## build 72
Design vga_top, start of the top module:
module vga_top(
	input ClkPort,
	input BtnC,
	input BtnU,
	input BtnD,
	input BtnR,
	input BtnL,
	input MoveTick,  
	output hSync, vSync,
	output [3:0] vgaR, vgaG, vgaB,
	output An0, An1, An2, An3, An4, An5, An6, An7,
	output Ca, Cb, Cc, Cd, Ce, Cf, Cg, Dp,
	output MemOE, MemWR, RamCS, QuadSpiFlashCS
	);
	wire Reset;
	assign Reset=BtnC;
	wire bright;
	wire[9:0] hc, vc;
	wire[3:0] lives;
	wire [6:0] ssdOut;
	wire [3:0] anode;
	wire [11:0] rgb;
	display_controller dc(.clk(ClkPort), .rst(Reset), .hSync(hSync), .vSync(vSync), .bright(bright), .hCount(hc), .vCount(vc));
	game_control sc(.clk(ClkPort), .en(MoveTick), .bright(bright), .rst(BtnC), .up(BtnU), .down(BtnD),.left(BtnL),.right(BtnR),.hCount(hc), .vCount(vc), .rgb(rgb), .lives(lives));
	display_lives cnt(.clk(ClkPort), .displayNumber(lives), .anode(anode), .ssdOut(ssdOut));
	assign vgaR = rgb[11 : 8];
	assign vgaG = rgb[7  : 4];
	assign vgaB = rgb[3  : 0];
	assign {MemOE, MemWR, RamCS, QuadSpiFlashCS} = 4'b1111;
	assign {An7, An6, An5, An4, An3, An2, An1, An0} = {4'b1111, anode};
	assign {Ca, Cb, Cc, Cd, Ce, Cf, Cg} = ssdOut[6 : 0];
	assign Dp = 1'b1;  
endmodule
Size in the first run: roughly 120 flip-flops, about 41 I/O pins.
Settings: LEC_CHECK=0, ABC_AREA=1, CAP_MARGIN=20, CORE_ASPECT_RATIO=0.78, CORE_MARGIN=7, CORE_UTILIZATION=64, CTS_CLUSTER_SIZE=27, GPL_ROUTABILITY_DRIVEN=1, GPL_TIMING_DRIVEN=1, PLACE_DENSITY_LB_ADDON=0.08, SETUP_SLACK_MARGIN=-0.83, SLEW_MARGIN=20, TNS_END_PERCENT=35; clock period 11.4 ns.
run.sh (not shown) runs the stock make flow with config.mk's settings and CLKGATE_MAP_FILE=.
Both conditions hold for build 72: the flow ran to the end and the final layout passed the timing, DRC and antenna checks.
Inputs modified between build 72 and build 8:
- PLACE_DENSITY: unset -> 0.42
- SETUP_SLACK_MARGIN: -0.83 -> -1.14
- ABC_AREA: 1 -> 0
- CTS_CLUSTER_DIAMETER: unset -> 285
- PLACE_DENSITY_LB_ADDON: 0.08 -> unset
- CTS_CLUSTER_SIZE: 27 -> 100
- CORE_ASPECT_RATIO: 0.78 -> 1.2
- From build 72 to build 8 the numbers moved as follows: finished layout cell area decreased about 10%, highest clock rate -7.3%, total wire length decreased by 13000 um relative to the old numbers, final instance count without filler cells has decreased, adder-cell area share of the yosys netlist increased 2.2 points.
- Looking at tally of clock buffers in the finished layout, build 8 sits 3 below build 72.
Inputs modified between build 8 and build 6:
- changing CORE_UTILIZATION from 64 to 40
- removing SETUP_SLACK_MARGIN (formerly -1.14)
- removing ABC_AREA (formerly 0)
- removing GPL_TIMING_DRIVEN (formerly 1)
- changing CORE_MARGIN from 7 to 2
- removing CTS_CLUSTER_DIAMETER (formerly 285)
- removing CTS_CLUSTER_SIZE (formerly 100)
- removing TNS_END_PERCENT (formerly 35)
- removing GPL_ROUTABILITY_DRIVEN (formerly 1)
- changing PLACE_DENSITY from 0.42 to 0.6
- removing CORE_ASPECT_RATIO (formerly 1.2)
- changing the clock period (ns, I/O delays scaled along) from 11.4 to 12.0
==> results <==
Looking at the reports, build 8 completed the entire flow and the layout it produced met the timing, DRC and antenna checks.
Build 6 | status: complete | timing, DRC, antenna: pass
Re power dissipated in sequential cells: build 8 was higher than build 6.
Relative to build 8, total die size has increased by 18000 um^2 in build 6.
Delta(routability-driven placement congestion ratio, build 6 - build 8) < 0
Between build 8 and build 6, the difference in clock skew is negligible.
Lower combined global-route utilization of all metal layers goes to build 6 over build 8.
Tally of filler cells in the layout, build 8 and build 6, higher one = build 6.
Build 8 consumes more power than build 6.
Compared with build 8, build 6 shows a lower final cell utilization of the core.
Routed wire length: build 6 > build 8
On non-clock buffer count, the higher figure sits with build 8, not build 6.

job 6425:
vga_top again, from the RTL that the note above started with.
Settings: LEC_CHECK=0, ABC_AREA=0, CAP_MARGIN=20, CORE_ASPECT_RATIO=1.2, CORE_MARGIN=7, CORE_UTILIZATION=64, CTS_CLUSTER_DIAMETER=285, CTS_CLUSTER_SIZE=100, GPL_ROUTABILITY_DRIVEN=1, GPL_TIMING_DRIVEN=1, HOLD_SLACK_MARGIN=0.28, PLACE_DENSITY=0.61, SETUP_SLACK_MARGIN=1.83, SLEW_MARGIN=20, TNS_END_PERCENT=35; clock period 11.4 ns.
Job 6425 completed every stage of the flow, and the final layout passed the timing, DRC and antenna checks.
What job 3840 does differently from job 6425 at the input level:
- removing CTS_CLUSTER_DIAMETER (formerly 285)
- removing PLACE_DENSITY (formerly 0.61)
- changing CORE_UTILIZATION from 64 to 37
- changing SETUP_SLACK_MARGIN from 1.83 to -0.22
- setting PLACE_DENSITY_LB_ADDON to 0.08 for the first time
- changing CORE_ASPECT_RATIO from 1.2 to 0.78
- changing CTS_CLUSTER_SIZE from 100 to 27
- removing HOLD_SLACK_MARGIN (formerly 0.28)
- changing the clock period (ns, I/O delays scaled along) from 11.4 to 7.4
## What came out
Job 3840 went all the way through the flow, and no timing, DRC or antenna check failed. Final HPWL from detailed placement deteriorates in job 3840 relative to job 6425. Changes observed in job 3840 relative to job 6425: layout sequential cell count closely matched the old numbers, sum of met2 wire segment lengths after detailed routing has increased, total power increased 62%, least setup slack across all paths after layout lower, power dissipated in sequential cells shows an increase of about 44%. Against job 6425, job 3840 comes in about 15% lower on average vias per placed instance.
### job 3840 -> job 1797
- a change of ABC_AREA from 0 to 1
- a change of CORE_MARGIN from 7 to 2
- a change of CORE_ASPECT_RATIO from 0.78 to 1.02
- a change of CORE_UTILIZATION from 37 to 58
- a change of TNS_END_PERCENT from 35 to 5
- a deleted PLACE_DENSITY_LB_ADDON that had been 0.08
- a change of SETUP_SLACK_MARGIN from -0.22 to -0.83
- a change of the clock period (ns, I/O delays scaled along) from 7.4 to 7.66
[flow] job 1797 | stages: complete | final checks: fail | reason: setup timing
Met1 usage in global routing (lower): job 3840
Highest metal layer used by the detailed router: met5 -> job 3840, met4 -> job 1797
Compared with job 3840, in job 1797 worst setup margin shows a reduction of 0.17 ns, die footprint shows a reduction of about 34%, worst hold slack shows a reduction of 0.015 ns.

Starting RTL as in the previous note.
make LEC_CHECK=0 CAP_MARGIN=20 CORE_MARGIN=2 CORE_UTILIZATION=72 CTS_CLUSTER_DIAMETER=363 CTS_CLUSTER_SIZE=14 PLACE_DENSITY_LB_ADDON=0.26 SETUP_SLACK_MARGIN=1.1 SLEW_MARGIN=20 finish   # period 8.26 ns
Change:
--- a/flow/config.mk
+++ b/flow/config.mk
@@ -10,5 +10 @@
-export CORE_UTILIZATION = 72
-export CTS_CLUSTER_DIAMETER = 363
-export CTS_CLUSTER_SIZE = 14
-export PLACE_DENSITY_LB_ADDON = 0.26
-export SETUP_SLACK_MARGIN = 1.1
+export CORE_UTILIZATION = 60
==> flow/constraint.sdc (replaced) <==
create_clock -name core_clock -period 5.39 [get_ports {ClkPort}]
set_input_delay 1.0780 -clock core_clock [delete_from_list [all_inputs] [get_ports {ClkPort}]]
set_output_delay 1.0780 -clock core_clock [all_outputs]
set_load 0.01 [all_outputs]
=> The new run finished but failed the layout checks on setup timing. Wire length rose by a little under a tenth. Critical path depth rose by 8. First-iteration DRC count fell by a quarter to a third. Die area rose by about a fifth. Setup slack degrades by 1.2 ns. Final cell count rose by roughly a tenth. Register-to-register slack degrades by 1.3 ns. Combinational power rose by well over a third. Final area rose by roughly a tenth. Area after synthesis is unchanged.

Starting RTL as in the previous note.
==> flow/design.v (excerpt) <==
module vga_top(
	input ClkPort,
	input BtnC,
	input BtnU,
	input BtnD,
	input BtnR,
	input BtnL,
	input MoveTick,  
	output hSync, vSync,
	output [3:0] vgaR, vgaG, vgaB,
	output An0, An1, An2, An3, An4, An5, An6, An7,
	output Ca, Cb, Cc, Cd, Ce, Cf, Cg, Dp,
	output MemOE, MemWR, RamCS, QuadSpiFlashCS
	);
Settings: LEC_CHECK=0, ABC_AREA=1, CAP_MARGIN=0, CORE_ASPECT_RATIO=0.7, CORE_MARGIN=2, CORE_UTILIZATION=72, CTS_CLUSTER_DIAMETER=379, CTS_CLUSTER_SIZE=11, HOLD_SLACK_MARGIN=0.3, PLACE_DENSITY=0.4, SETUP_SLACK_MARGIN=0.87, SLEW_MARGIN=20, TNS_END_PERCENT=20; clock period 2.91 ns.
The first run ended with an error in 3_5_place_dp.
Change:
==> flow/config.mk (replaced) <==
export PLATFORM = sky130hd
export DESIGN_NAME = vga_top
export DESIGN_NICKNAME = vga_top
export VERILOG_FILES = /design/flow/design.v
export SDC_FILE = /design/flow/constraint.sdc
export NUM_CORES = 4
export LEC_CHECK = 0
export CAP_MARGIN = 20
export CORE_MARGIN = 2
export CORE_UTILIZATION = 40
export PLACE_DENSITY = 0.6
export SLEW_MARGIN = 20
==> flow/constraint.sdc (replaced) <==
create_clock -name core_clock -period 9.52 [get_ports {ClkPort}]
set_input_delay 1.9040 -clock core_clock [delete_from_list [all_inputs] [get_ports {ClkPort}]]
set_output_delay 1.9040 -clock core_clock [all_outputs]
set_load 0.01 [all_outputs]
Effect: The changed run finished with timing, DRC and antenna clean; die size rises by 60%; area after synthesis falls by 10%; synthesized cell count fell by 25%.
Change:
--- a/flow/config.mk
+++ b/flow/config.mk
@@ -10 +10 @@
-export CORE_UTILIZATION = 40
+export CORE_UTILIZATION = 33
==> flow/constraint.sdc (replaced) <==
create_clock -name core_clock -period 12.5 [get_ports {ClkPort}]
set_input_delay 2.5000 -clock core_clock [delete_from_list [all_inputs] [get_ports {ClkPort}]]
set_output_delay 2.5000 -clock core_clock [all_outputs]
set_load 0.01 [all_outputs]
=> The changed run produced a clean layout; utilization falls by 7.3 points; via count falls by 2.3%; worst setup slack is better by 2.4 ns; worst hold slack barely changes; wire length falls by 3.5%; cell area rises by 0.98%; sequential power falls by 28%; die size rises by 21%.
Change:
--- a/flow/config.mk
+++ b/flow/config.mk
@@ -10,2 +10,3 @@
-export CORE_UTILIZATION = 33
-export PLACE_DENSITY = 0.6
+export CORE_UTILIZATION = 72
+export CTS_CLUSTER_SIZE = 14
+export SETUP_SLACK_MARGIN = 1.1
==> flow/constraint.sdc (replaced) <==
create_clock -name core_clock -period 8.85 [get_ports {ClkPort}]
set_input_delay 1.7700 -clock core_clock [delete_from_list [all_inputs] [get_ports {ClkPort}]]
set_output_delay 1.7700 -clock core_clock [all_outputs]
set_load 0.01 [all_outputs]
Result:
- cell count shrinks by 14%
- via count grows by about 11%
- synthesized cell count is unchanged
- register-to-register slack degrades by 3.5 ns
Change:
--- a/flow/config.mk
+++ b/flow/config.mk
@@ -10,0 +11 @@
+export CTS_CLUSTER_DIAMETER = 363
@@ -11,0 +13,2 @@
+export HOLD_SLACK_MARGIN = 0.3
+export PLACE_DENSITY_LB_ADDON = 0.26
==> flow/constraint.sdc (replaced) <==
create_clock -name core_clock -period 7.75 [get_ports {ClkPort}]
set_input_delay 1.5500 -clock core_clock [delete_from_list [all_inputs] [get_ports {ClkPort}]]
set_output_delay 1.5500 -clock core_clock [all_outputs]
set_load 0.01 [all_outputs]
Outcome: Total power rises by 21%. Design area came out higher by 2.3%. Worst hold slack gains 0.0086 ns. Wire length is higher by 1.6%. Count of clock-buffer cells in the layout does not change. Sequential share of layout area fell by 0.20 points.
Power figures rest on the tool's default switching activity, not on a simulated workload.
